Setup of pepper:
// tlb
module tlb
(
    input  wire                      clk,
    input  wire [               18:0] s0_vppn    ,
    input  wire                       s0_va_bit12,
    input  wire [                9:0] s0_asid    ,
    output wire                       s0_found   ,
    output wire [$clog2(16)-1:0] s0_index   ,  
    output wire [               19:0] s0_ppn     ,
    output wire [                5:0] s0_ps      ,
    output wire [                1:0] s0_plv     ,
    output wire [                1:0] s0_mat     ,
    output wire                       s0_d       ,
    output wire                       s0_v       ,
    input  wire [               18:0] s1_vppn    ,
    input  wire                       s1_va_bit12,
    input  wire [                9:0] s1_asid    ,
    output wire                       s1_found   ,
    output wire [$clog2(16)-1:0] s1_index   ,
    output wire [               19:0] s1_ppn     ,
    output wire [                5:0] s1_ps      ,
    output wire [                1:0] s1_plv     ,
    output wire [                1:0] s1_mat     ,
    output wire                       s1_d       ,
  ...
export LEC_CHECK = 0
export ABC_AREA = 1
export CAP_MARGIN = 10
export CORE_ASPECT_RATIO = 0.92
export CORE_MARGIN = 2
export CORE_UTILIZATION = 72
export CTS_CLUSTER_DIAMETER = 191
export CTS_CLUSTER_SIZE = 15
export HOLD_SLACK_MARGIN = -0.06
export SETUP_SLACK_MARGIN = -0.22
export SLEW_MARGIN = 20
create_clock -name core_clock -period 4.25 [get_ports {clk}]
run.sh (not shown) runs the stock make flow with config.mk's settings and CLKGATE_MAP_FILE=.
pepper | ERROR | 5_1_grt
--- input diff pepper..amber ---
- CAP_MARGIN now 20, was 10
- CTS_CLUSTER_SIZE no longer set, was 15
- MAX_ROUTING_LAYER now met4, previously not set
- CORE_ASPECT_RATIO no longer set, was 0.92
- SETUP_SLACK_MARGIN now 0.3, was -0.22
- HOLD_SLACK_MARGIN no longer set, was -0.06
- ABC_AREA no longer set, was 1
- CTS_CLUSTER_DIAMETER now 238, was 191
- CORE_UTILIZATION now 65, was 72
- the clock period (ns, I/O delays scaled along) now 8.52, was 4.25
Results
- pepper and amber: one clean run, amber; the rest did not finish clean.
- The log for pepper ends in 5_1_grt with error GRT-0232, so the run never completed.
- Compared with pepper, amber shows number of different library cells in the post-synthesis netlist that has gone up by more than 10%.
- Post-CTS setup buffer count was higher in the run labelled pepper.
- Sort amber and pepper by count of cells resized by post-cts repair desc -> top: pepper
- Summary of amber over pepper: cell count after synthesis lower; cell area after synthesis lower; multiplexer area fraction after synthesis higher.
- Chip height (amber over pepper): increase, 5.6%
- STATUS die area: amber loses against pepper
#### Input delta (maple over amber)
- a deleted CTS_CLUSTER_DIAMETER that had been 238
- a change of CORE_UTILIZATION from 65 to 40
- a deleted MAX_ROUTING_LAYER that had been met4
- a change of SETUP_SLACK_MARGIN from 0.3 to -0.91
- a change of the clock period (ns, I/O delays scaled along) from 8.52 to 9.89
==> comparison <==
Relative to amber, critical path data arrival time increased by 1.81 ns in maple. In the route summary, maple ends up with a via count below that of amber. Summary — number of global-route vias before repair, maple relative to amber: lower, by about 5%. Delta (maple minus amber): power down 0.0019 W; setup TNS down 2.53 ns. maple finished all stages; layout check result: FAIL, due to negative setup slack.
Relative to maple, the following input files were edited for tundra:
- SETUP_SLACK_MARGIN changed from -0.91 to 0.3
- CORE_UTILIZATION changed from 40 to 61
Findings:
Per the comparison of tundra with maple, number of flip-flops and latches was more or less identical, routed wire length decreased 7.8%, number of antenna violations at the first check in global routing dropped 25, sequential cell area fraction in the yosys report now sits at about the same level. On total number of nets in the final design, the higher figure sits with maple, not tundra. In tundra, number of DRC violations after detailed-routing iteration 0 is higher than in maple. tundra finished all stages; the layout is clean. Diff maple -> tundra: shortest clock period the worst path allows after layout fell 0.62 ns; count of nets left with antenna violations after detail routing essentially unchanged; estimated wirelength of the detail-placed design went down by 20 mm; routed wirelength normalized by instance count went up by 1.1 um.
diff inputs: tundra => juniper
- swapping 61 for 40 in CORE_UTILIZATION
- putting CELL_PAD_IN_SITES_GLOBAL_PLACEMENT at 1 where nothing was set
- putting CELL_PAD_IN_SITES_DETAIL_PLACEMENT at 2 where nothing was set
- swapping 9.89 for 10.0 in the clock period (ns, I/O delays scaled along)
### Flow results
- Diff tundra -> juniper: number of clock-tree buffers in the layout went up 6.9%, total die size shows an increase of 52%.
- Each of the runs, namely tundra and juniper, reached the end of the flow and came out clean.
- juniper ends up with a buffers plus inverters on the worst setup path that is 1 higher than in tundra.
- juniper has worst setup slack above what tundra had.
Edits applied to the flow inputs when going from juniper to ember:
- SETUP_SLACK_MARGIN: 0.3 -> unset
- CORE_UTILIZATION: 40 -> 58
- CELL_PAD_IN_SITES_GLOBAL_PLACEMENT: 1 -> unset
- CELL_PAD_IN_SITES_DETAIL_PLACEMENT: 2 -> unset
- the clock period (ns, I/O delays scaled along): 10.0 -> 5.62
## What came out
ember: complete, dirty (negative setup slack). Going from juniper to ember, the proportion of power drawn by combinational gates was found to have gone up by 2.4 points. Combinational cell power: ember higher than juniper. Delta (ember minus juniper): first-pass GRT wire length lower, final hold slack higher. juniper → ember: summed negative setup slack over all endpoints lower; reg-to-reg setup timing slack dropped 4.03 ns. When the final numbers for ember and juniper were put side by side, the sequential share of layout area turned out to be greater in juniper. [compare] base=juniper new=ember: peak supply drop went up by about 80%, count of flip-flops and latches was more or less identical, met3 track utilization from global routing went up by 6.9 points.


## red
tlb again, from the RTL that the note above started with.
Settings: LEC_CHECK=0, CAP_MARGIN=35, CELL_PAD_IN_SITES_DETAIL_PLACEMENT=0, CELL_PAD_IN_SITES_GLOBAL_PLACEMENT=1, CORE_ASPECT_RATIO=0.71, CORE_MARGIN=2, CORE_UTILIZATION=66, CTS_CLUSTER_SIZE=57, GPL_ROUTABILITY_DRIVEN=0, PLACE_DENSITY=0.65, SETUP_SLACK_MARGIN=0.71, SLEW_MARGIN=20, TNS_END_PERCENT=45; clock period 5.57 ns.
Status red: flow complete, layout not clean - negative setup slack
Here is what was changed in the inputs of blue compared with red.
Settings: PLACE_DENSITY: 0.65 -> 0.66; CELL_PAD_IN_SITES_GLOBAL_PLACEMENT: 1 -> unset; SETUP_SLACK_MARGIN: 0.71 -> 0.97; GPL_ROUTABILITY_DRIVEN: 0 -> unset; SLEW_MARGIN: 20 -> 30; CTS_CLUSTER_SIZE: 57 -> 61; CORE_UTILIZATION: 66 -> 72; CORE_ASPECT_RATIO: 0.71 -> unset; TNS_END_PERCENT: 45 -> unset; CAP_MARGIN: 35 -> 20; CELL_PAD_IN_SITES_DETAIL_PLACEMENT: 0 -> unset; the clock period (ns, I/O delays scaled along): 5.57 -> 5.62.
==> results <==
- Synthesized cell count: red vs blue identical
- For blue, the flow was terminated by a tool error in global routing (5_1_grt) and produced no final design.
- From red to blue, adder-cell share of the synthesized area did not move at all.
- red has higher die span in x than blue.
- Higher placed cell count among red and blue: red
## Diff of input files: green against blue
Settings: CORE_UTILIZATION now 70, was 72; SETUP_SLACK_MARGIN no longer set, was 0.97; SLEW_MARGIN now 20, was 30; CAP_MARGIN now 5, was 20; PLACE_DENSITY no longer set, was 0.66; CTS_CLUSTER_SIZE no longer set, was 61; the clock period (ns, I/O delays scaled along) now 6.67, was 5.62.
Findings:
- blue: it failed during global routing (5_1_grt), and the tool reported GRT-0232.
- green: it failed with a tool error in global routing (5_1_grt), so there are no final results.
- Measured against green, the number of post-CTS setup repair buffers of blue comes out at 1.15 times the reference value.
- Compared with blue, green shows die extent in x that has gone up slightly.
- Comparing green and blue, the lower half-perimeter wire length after detailed placement is on green.
- green ended up with a lower post-placement cell count than blue did.
- Between green and blue, post-cts repair resize count is higher for blue, green comes in under that.
Setup changes, green to orange
Settings: CAP_MARGIN: 5 -> 20; CORE_UTILIZATION: 70 -> 58; the clock period (ns, I/O delays scaled along): 6.67 -> 5.63.
[summary]
In orange the implementation ran to completion but is not tape-out ready, as the final checks report negative setup slack. orange against green: area fraction in compound gates after synthesis held; initial core utilization went down 12 points; standard-cell row count went up 13; worst slack at placement went down 0.20 ns. Comparing orange and green, the lower core footprint was measured on green. What orange reported for die extent in y has to be multiplied by 0.911 to get the figure for green. Detailed-placement wirelength estimate, orange and green: higher on orange.
Changes in purple relative to orange:
Settings: TNS_END_PERCENT now 95, previously not set; SETUP_SLACK_MARGIN now 1.31, previously not set; MAX_ROUTING_LAYER now met4, previously not set; CAP_MARGIN now 5, was 20; CORE_UTILIZATION now 40, was 58; SLEW_MARGIN now 10, was 20; the clock period (ns, I/O delays scaled along) now 10.0, was 5.63.
--- outcome ---
- purple vs orange on final-layout setup total negative slack: purple is the higher one.
- purple ended with every stage complete and zero timing, DRC or antenna violations.
- On number of signal-net inverters in the final layout, the lower figure sits with purple, not orange.
- Where die area is concerned, orange is better than purple.
- From orange to purple, buffer-and-inverter tally for the worst setup path did not move at all.
- Changes observed in purple relative to orange: cell area reported after detailed placement fell by 6.8%; via count fell by 5019; total power after layout fell by 11 mW.


Starting RTL as in the previous note.
Settings: LEC_CHECK=0, CAP_MARGIN=0, CELL_PAD_IN_SITES_GLOBAL_PLACEMENT=0, CORE_MARGIN=5, CORE_UTILIZATION=16, GPL_ROUTABILITY_DRIVEN=1, GPL_TIMING_DRIVEN=0, PLACE_DENSITY=0.86, SETUP_SLACK_MARGIN=1.13, SLEW_MARGIN=20; clock period 7.77 ns.
The baseline ran to the end with violations: setup timing.
Then changed:
==> flow/config.mk (replaced) <==
export PLATFORM = sky130hd
export DESIGN_NAME = tlb
export DESIGN_NICKNAME = tlb
export VERILOG_FILES = /design/flow/design.v
export SDC_FILE = /design/flow/constraint.sdc
export NUM_CORES = 4
export LEC_CHECK = 0
export CAP_MARGIN = 20
export CORE_MARGIN = 2
export CORE_UTILIZATION = 72
export CTS_CLUSTER_SIZE = 15
export SETUP_SLACK_MARGIN = 1.17
export SLEW_MARGIN = 20
==> flow/constraint.sdc (replaced) <==
create_clock -name core_clock -period 4.55 [get_ports {clk}]
set_input_delay 0.9100 -clock core_clock [delete_from_list [all_inputs] [get_ports {clk}]]
set_output_delay 0.9100 -clock core_clock [all_outputs]
set_load 0.01 [all_outputs]
Effect: Now the flow did not get past global routing (GRT-0116); area after synthesis does not change; die area falls by well over a third; synthesized cell count is unchanged.
Then changed:
--- a/flow/config.mk
+++ b/flow/config.mk
@@ -9,5 +9,4 @@
 export CORE_MARGIN = 2
-export CORE_UTILIZATION = 72
-export CTS_CLUSTER_SIZE = 15
-export SETUP_SLACK_MARGIN = 1.17
+export CORE_UTILIZATION = 40
+export SETUP_SLACK_MARGIN = 0.3
 export SLEW_MARGIN = 20
==> flow/constraint.sdc (replaced) <==
create_clock -name core_clock -period 9.89 [get_ports {clk}]
set_input_delay 1.9780 -clock core_clock [delete_from_list [all_inputs] [get_ports {clk}]]
set_output_delay 1.9780 -clock core_clock [all_outputs]
set_load 0.01 [all_outputs]
Outcome: This time the run passed the timing, design-rule and antenna checks; synthesized area does not change; die area climbs by 79%; synthesized cell count stays the same.
Then changed:
--- a/flow/config.mk
+++ b/flow/config.mk
@@ -7,6 +7,6 @@
 export LEC_CHECK = 0
-export CAP_MARGIN = 20
+export CAP_MARGIN = 5
 export CORE_MARGIN = 2
-export CORE_UTILIZATION = 40
-export SETUP_SLACK_MARGIN = 0.3
+export CORE_UTILIZATION = 65
+export SETUP_SLACK_MARGIN = 0.51
 export SLEW_MARGIN = 20
==> flow/constraint.sdc (replaced) <==
create_clock -name core_clock -period 5.63 [get_ports {clk}]
set_input_delay 1.1260 -clock core_clock [delete_from_list [all_inputs] [get_ports {clk}]]
set_output_delay 1.1260 -clock core_clock [all_outputs]
set_load 0.01 [all_outputs]
The new run finished but failed the layout checks on capacitance limit, slew limit, setup timing.
Final area went up by 13%.
Utilization went up by 40 points.
Clock-buffer cell count went down by 9.
Total power went up by 77%.
Non-clock buffer count went up by 1095.
Final cell count barely changes.
Then changed:
--- a/flow/config.mk
+++ b/flow/config.mk
@@ -7,6 +7,11 @@
 export LEC_CHECK = 0
-export CAP_MARGIN = 5
+export ABC_AREA = 1
+export CAP_MARGIN = 10
+export CORE_ASPECT_RATIO = 0.92
 export CORE_MARGIN = 2
-export CORE_UTILIZATION = 65
-export SETUP_SLACK_MARGIN = 0.51
+export CORE_UTILIZATION = 72
+export CTS_CLUSTER_DIAMETER = 376
+export CTS_CLUSTER_SIZE = 15
+export HOLD_SLACK_MARGIN = 0.28
+export SETUP_SLACK_MARGIN = -0.22
 export SLEW_MARGIN = 20
==> flow/constraint.sdc (replaced) <==
create_clock -name core_clock -period 4.55 [get_ports {clk}]
set_input_delay 0.9100 -clock core_clock [delete_from_list [all_inputs] [get_ports {clk}]]
set_output_delay 0.9100 -clock core_clock [all_outputs]
set_load 0.01 [all_outputs]
The new run did not get past global routing, error GRT-0232.
Synthesized cell count rose by 77%.
Die area fell by 2.7%.
Area after synthesis went up by about 8%.


Setup of before:
Starting RTL as in the previous note.
make LEC_CHECK=0 ABC_AREA=0 CAP_MARGIN=35 CELL_PAD_IN_SITES_DETAIL_PLACEMENT=2 CELL_PAD_IN_SITES_GLOBAL_PLACEMENT=1 CORE_ASPECT_RATIO=1.18 CORE_MARGIN=6 CORE_UTILIZATION=37 CTS_CLUSTER_DIAMETER=100 CTS_CLUSTER_SIZE=77 GPL_ROUTABILITY_DRIVEN=0 HOLD_SLACK_MARGIN=-0.01 MIN_ROUTING_LAYER=met2 PLACE_DENSITY=0.9 SETUP_SLACK_MARGIN=0.79 SLEW_MARGIN=30 TNS_END_PERCENT=90 finish   # period 6.47 ns
before never completed; the flow aborted with a tool error in global routing (5_1_grt).
The following lists how after was set up differently from before:
Settings: clearing SETUP_SLACK_MARGIN, which used to be 0.79; putting MAX_ROUTING_LAYER at met4 where nothing was set; clearing CORE_ASPECT_RATIO, which used to be 1.18; swapping 37 for 19 in CORE_UTILIZATION; swapping 1 for 3 in CELL_PAD_IN_SITES_GLOBAL_PLACEMENT; swapping 100 for 375 in CTS_CLUSTER_DIAMETER; swapping 77 for 33 in CTS_CLUSTER_SIZE; swapping 6 for 2 in CORE_MARGIN; clearing HOLD_SLACK_MARGIN, which used to be -0.01; swapping 90 for 30 in TNS_END_PERCENT; swapping 30 for 20 in SLEW_MARGIN; putting GPL_TIMING_DRIVEN at 0 where nothing was set; clearing PLACE_DENSITY, which used to be 0.9; swapping 0 for 1 in ABC_AREA; swapping 6.47 for 10.8 in the clock period (ns, I/O delays scaled along).
==> comparison <==
Seen in the log of after: GRT-0116 during global routing (5_1_grt), after which the run never completed.
The post-synth area from yosys stat in after was higher than what before gave.
[compare] base=before new=after: distinct cell type count after synthesis lower, placeable core region higher, aoi/oai-family share of the synthesized area higher, vertical die dimension higher, mean post-synth cell area lower.
Floorplan die area on after is behind before.
Going from before to after, the row count was found to have gone up by 65.


tlb again, from the RTL that the note above started with.
make LEC_CHECK=0 ABC_AREA=0 CAP_MARGIN=35 CELL_PAD_IN_SITES_DETAIL_PLACEMENT=2 CELL_PAD_IN_SITES_GLOBAL_PLACEMENT=1 CORE_ASPECT_RATIO=1.18 CORE_MARGIN=6 CORE_UTILIZATION=37 CTS_CLUSTER_DIAMETER=100 CTS_CLUSTER_SIZE=77 GPL_ROUTABILITY_DRIVEN=1 HOLD_SLACK_MARGIN=-0.01 MIN_ROUTING_LAYER=met2 PLACE_DENSITY=0.9 SETUP_SLACK_MARGIN=0.79 SLEW_MARGIN=30 TNS_END_PERCENT=90 finish   # period 6.36 ns
The baseline never finished: it broke off in global routing (5_1_grt) with GRT-0116.
Change:
ABC_AREA = 1   (was 0)
CORE_MARGIN = 2   (was 6)
CTS_CLUSTER_DIAMETER = 108   (was 100)
PLACE_DENSITY = not set   (was 0.9)
PLACE_DENSITY_LB_ADDON = 0.17   (was not set)
SETUP_SLACK_MARGIN = 0.67   (was 0.79)
TNS_END_PERCENT = 45   (was 90)
clock period = 5.93 ns   (was 6.36 ns; I/O delays follow)
Effect:
- The new run never finished: it broke off in global routing (5_1_grt) (GRT-0116)
- synthesized area went up by a little under a tenth
- die size went up by a few percent
- synthesized cell count went up by well over a third
Power and IR drop assume default switching activity.
